==> inputs of job 1311 <==
Design top, start of the top module:
module top (
  input  logic        clk,
  input  logic        rst_n,
  input  logic [15:0] setpoint,
  input  logic [15:0] feedback,
  input  logic [15:0] Kp,
  input  logic [15:0] Ki,
  input  logic [15:0] Kd,
  input  logic [15:0] clk_prescaler,
  output logic [15:0] control_signal
);
make LEC_CHECK=0 CAP_MARGIN=20 CORE_MARGIN=2 CORE_UTILIZATION=72 CTS_CLUSTER_DIAMETER=36 CTS_CLUSTER_SIZE=88 MAX_ROUTING_LAYER=met4 PLACE_DENSITY_LB_ADDON=0.03 SETUP_SLACK_MARGIN=1.36 SLEW_MARGIN=20 TNS_END_PERCENT=5 finish   # period 10.2 ns
run.sh (not shown) runs the stock make flow with config.mk's settings and CLKGATE_MAP_FILE=.
==> inputs of job 9108, as changes to job 1311 <==
Settings changed: CTS_CLUSTER_DIAMETER 36 to unset, CTS_CLUSTER_SIZE 88 to 80, HOLD_SLACK_MARGIN set to -0.09, MAX_ROUTING_LAYER met4 to unset, SETUP_SLACK_MARGIN 1.36 to 1.97.
==> flow/constraint.sdc (replaced) <==
create_clock -name core_clock -period 6.75 [get_ports {clk}]
set_input_delay 1.3500 -clock core_clock [delete_from_list [all_inputs] [get_ports {clk}]]
set_output_delay 1.3500 -clock core_clock [all_outputs]
set_load 0.01 [all_outputs]
==> inputs of job 2192, as changes to job 1311 <==
Settings changed: CORE_UTILIZATION 72 to 59, CTS_CLUSTER_DIAMETER 36 to unset, CTS_CLUSTER_SIZE 88 to unset, MAX_ROUTING_LAYER met4 to unset, PLACE_DENSITY_LB_ADDON 0.03 to unset, SETUP_SLACK_MARGIN 1.36 to unset, TNS_END_PERCENT 5 to unset.
==> flow/constraint.sdc (replaced) <==
create_clock -name core_clock -period 12.2 [get_ports {clk}]
set_input_delay 2.4400 -clock core_clock [delete_from_list [all_inputs] [get_ports {clk}]]
set_output_delay 2.4400 -clock core_clock [all_outputs]
set_load 0.01 [all_outputs]
==> results.json <==
{
  "floorplan.rows": 56,
  "core_mm2": 0.0233,
  "final.setup.worst_slack_ns": -0.817,
  "setup_violations": 4,
  "run_status": "finished with violations",
  "check-failures": "negative setup slack"
}
# the run above: job 1311

==> results.json <==
{
  "final.setup.worst_slack_ns": -3.85,
  "floorplan.rows": 56,
  "number_of_max_cap_violations": 0,
  "run_status": "finished with violations",
  "setup_violations": 17,
  "stage_log_warnings": 31,
  "check-failures": "negative setup slack"
}
# the run above: job 9108

==> results.json <==
{
  "setup_violations": 0,
  "grt_max_degree": 63,
  "run_status": "timing/DRC/antenna clean",
  "placed_cells": 2377,
  "core_mm2": 0.0285,
  "hold_depth": 1
}
# the run above: job 2192


---

==> run Z: inputs <==
==> flow/design.v <==
`timescale 1ns / 1ps
module pid_controller(
    input  logic        clk,
    input  logic        rst_n,
    input  logic [15:0] setpoint,
    input  logic [15:0] feedback,
    input  logic [15:0] Kp,
    input  logic [15:0] Ki,
    input  logic [15:0] Kd,
    input  logic [15:0] clk_prescaler,
    output logic [15:0] control_signal
);
    logic signed [16:0]  error_s;         
    logic signed [16:0]  prev_error_s;
    logic signed [31:0]  integral_s;      
    logic signed [31:0]  derivative_s;
    logic [15:0] clk_divider;
    logic        sampling_flag;
    logic signed [31:0] kp_mul, ki_mul;
    logic signed [31:0] kd_mul;
    logic signed [31:0] control_calc;
    always_ff @(posedge clk or negedge rst_n) begin
        if (!rst_n) begin
            clk_divider    <= 16'h0000;
            sampling_flag  <= 1'b0;
        end else if (clk_divider == clk_prescaler) begin
            clk_divider    <= 16'h0000;
            sampling_flag  <= 1'b1;
        end else begin
            clk_divider    <= clk_divider + 16'd1;
            sampling_flag  <= 1'b0;
        end
    end
    always_comb begin
        error_s = $signed({1'b0, setpoint}) - $signed({1'b0, feedback});
        kp_mul = $signed({1'b0, Kp}) * error_s;
        ki_mul = $signed({1'b0, Ki}) * error_s;
        kd_mul = $signed({1'b0, Kd}) * (error_s - prev_error_s);
        control_calc = kp_mul + integral_s + kd_mul;
    end
    always_ff @(posedge clk or negedge rst_n) begin
        if (!rst_n) begin
            prev_error_s   <= '0;
            integral_s     <= '0;
            derivative_s   <= '0;
            control_signal <= 16'h0000;
        end else if (sampling_flag) begin
            integral_s   <= integral_s + ki_mul;
            derivative_s <= kd_mul;
            control_signal <= control_calc[15:0];
            prev_error_s <= error_s;
        end
    end
endmodule
`timescale 1ns/1ps
module top (
  input  logic        clk,
  input  logic        rst_n,
  input  logic [15:0] setpoint,
  input  logic [15:0] feedback,
  input  logic [15:0] Kp,
  input  logic [15:0] Ki,
  input  logic [15:0] Kd,
  input  logic [15:0] clk_prescaler,
  output logic [15:0] control_signal
);
  pid_controller u_dut (
    .clk(clk),
    .rst_n(rst_n),
    .setpoint(setpoint),
    .feedback(feedback),
    .Kp(Kp),
    .Ki(Ki),
    .Kd(Kd),
    .clk_prescaler(clk_prescaler),
    .control_signal(control_signal)
  );
endmodule
==> flow/run.sh <==
#!/bin/bash
# the make line also repeats each setting of config.mk as NAME=value (left out here)
make -C /OpenROAD-flow-scripts/flow DESIGN_CONFIG=/design/flow/config.mk WORK_HOME=/design/flow/orfs CLKGATE_MAP_FILE= finish
==> flow/config.mk <==
export PLATFORM = sky130hd
export DESIGN_NAME = top
export DESIGN_NICKNAME = top
export VERILOG_FILES = /design/flow/design.v
export SDC_FILE = /design/flow/constraint.sdc
export NUM_CORES = 4
export LEC_CHECK = 0
export CAP_MARGIN = 20
export CELL_PAD_IN_SITES_DETAIL_PLACEMENT = 0
export CELL_PAD_IN_SITES_GLOBAL_PLACEMENT = 0
export CORE_MARGIN = 2
export CORE_UTILIZATION = 72
export CTS_CLUSTER_DIAMETER = 29
export CTS_CLUSTER_SIZE = 37
export GPL_ROUTABILITY_DRIVEN = 1
export MIN_ROUTING_LAYER = met1
export PLACE_DENSITY_LB_ADDON = 0.28
export SLEW_MARGIN = 10
export TNS_END_PERCENT = 5
==> flow/constraint.sdc <==
create_clock -name core_clock -period 6.75 [get_ports {clk}]
set_input_delay 1.3500 -clock core_clock [delete_from_list [all_inputs] [get_ports {clk}]]
set_output_delay 1.3500 -clock core_clock [all_outputs]
set_load 0.01 [all_outputs]
==> run M (differences from run Z) <==
==> flow/config.mk (replaced) <==
export PLATFORM = sky130hd
export DESIGN_NAME = top
export DESIGN_NICKNAME = top
export VERILOG_FILES = /design/flow/design.v
export SDC_FILE = /design/flow/constraint.sdc
export NUM_CORES = 4
export LEC_CHECK = 0
export CAP_MARGIN = 20
export CORE_MARGIN = 2
export CORE_UTILIZATION = 65
export SLEW_MARGIN = 20
export TNS_END_PERCENT = 5
==> flow/constraint.sdc (replaced) <==
create_clock -name core_clock -period 9.91 [get_ports {clk}]
set_input_delay 1.9820 -clock core_clock [delete_from_list [all_inputs] [get_ports {clk}]]
set_output_delay 1.9820 -clock core_clock [all_outputs]
set_load 0.01 [all_outputs]
==> run P (differences from run Z) <==
==> flow/config.mk (replaced) <==
export PLATFORM = sky130hd
export DESIGN_NAME = top
export DESIGN_NICKNAME = top
export VERILOG_FILES = /design/flow/design.v
export SDC_FILE = /design/flow/constraint.sdc
export NUM_CORES = 4
export LEC_CHECK = 0
export CAP_MARGIN = 10
export CORE_MARGIN = 2
export CORE_UTILIZATION = 40
export CTS_CLUSTER_SIZE = 82
export SLEW_MARGIN = 20
==> flow/constraint.sdc (replaced) <==
create_clock -name core_clock -period 13.6 [get_ports {clk}]
set_input_delay 2.7200 -clock core_clock [delete_from_list [all_inputs] [get_ports {clk}]]
set_output_delay 2.7200 -clock core_clock [all_outputs]
set_load 0.01 [all_outputs]
==> run Y (differences from run Z) <==
==> flow/config.mk (replaced) <==
export PLATFORM = sky130hd
export DESIGN_NAME = top
export DESIGN_NICKNAME = top
export VERILOG_FILES = /design/flow/design.v
export SDC_FILE = /design/flow/constraint.sdc
export NUM_CORES = 4
export LEC_CHECK = 0
export CAP_MARGIN = 20
export CORE_MARGIN = 2
export CORE_UTILIZATION = 68
export CTS_CLUSTER_SIZE = 21
export SETUP_SLACK_MARGIN = 1.45
export SLEW_MARGIN = 20
==> flow/constraint.sdc (replaced) <==
create_clock -name core_clock -period 8.22 [get_ports {clk}]
set_input_delay 1.6440 -clock core_clock [delete_from_list [all_inputs] [get_ports {clk}]]
set_output_delay 1.6440 -clock core_clock [all_outputs]
set_load 0.01 [all_outputs]
==> out/qor.yml <==
die:
  initCoreUtil: 0.728
  dieArea_sq_um: 24800
run:
  warning_count: 29
setup_path:
  timing.critical_path.slowest_cell_delay_ns: 0.51
  cp_num_buf_inv: 9
run_status:
  failed_checks: "negative setup slack"
  status: "finished with violations"
timing:
  fmaxAchievable_mhz: 95.4
  fin_skew_ns: 0.0181
  final-setup-viol-count: 19
  worst_slack_ns: -3.73
final_layout:
  utilization: 0.902
  synth_to_layout_area_growth_pct: 23.9
detailed_routing:
  vias_per_cell: 6.05
the above is filed under run Z

==> out/qor.yml <==
run_status:
  status: "finished with violations"
  failed_checks: "negative setup slack"
final_layout:
  utilization: 0.781
timing:
  fmaxAchievable_mhz: 90.2
  final-setup-viol-count: 4
  worst_slack_ns: -1.17
detailed_routing:
  vias_per_cell: 5.38
run:
  warning_count: 31
die:
  dieArea_sq_um: 27400
the above is filed under run M

==> out/qor.yml <==
detailed_routing:
  vias_per_cell: 6.24
run_status:
  status: "finished with violations"
  failed_checks: "negative setup slack"
timing:
  worst_slack_ns: -2.80
  fin_skew_ns: 0.0116
  final-setup-viol-count: 11
setup_path:
  timing.critical_path.slowest_cell_delay_ns: 0.54
die:
  initCoreUtil: 0.694
run:
  warning_count: 31
the above is filed under run Y

==> out/qor.yml <==
die:
  dieArea_sq_um: 44000
run:
  warning_count: 26
run_status:
  status: "complete, no violations"
detailed_routing:
  vias_per_cell: 4.87
setup_path:
  cp_num_buf_inv: 7
final_layout:
  utilization: 0.458
  synth_to_layout_area_growth_pct: 13.3
timing:
  fin_skew_ns: 0.00599
  fmaxAchievable_mhz: 76.2
the above is filed under run P

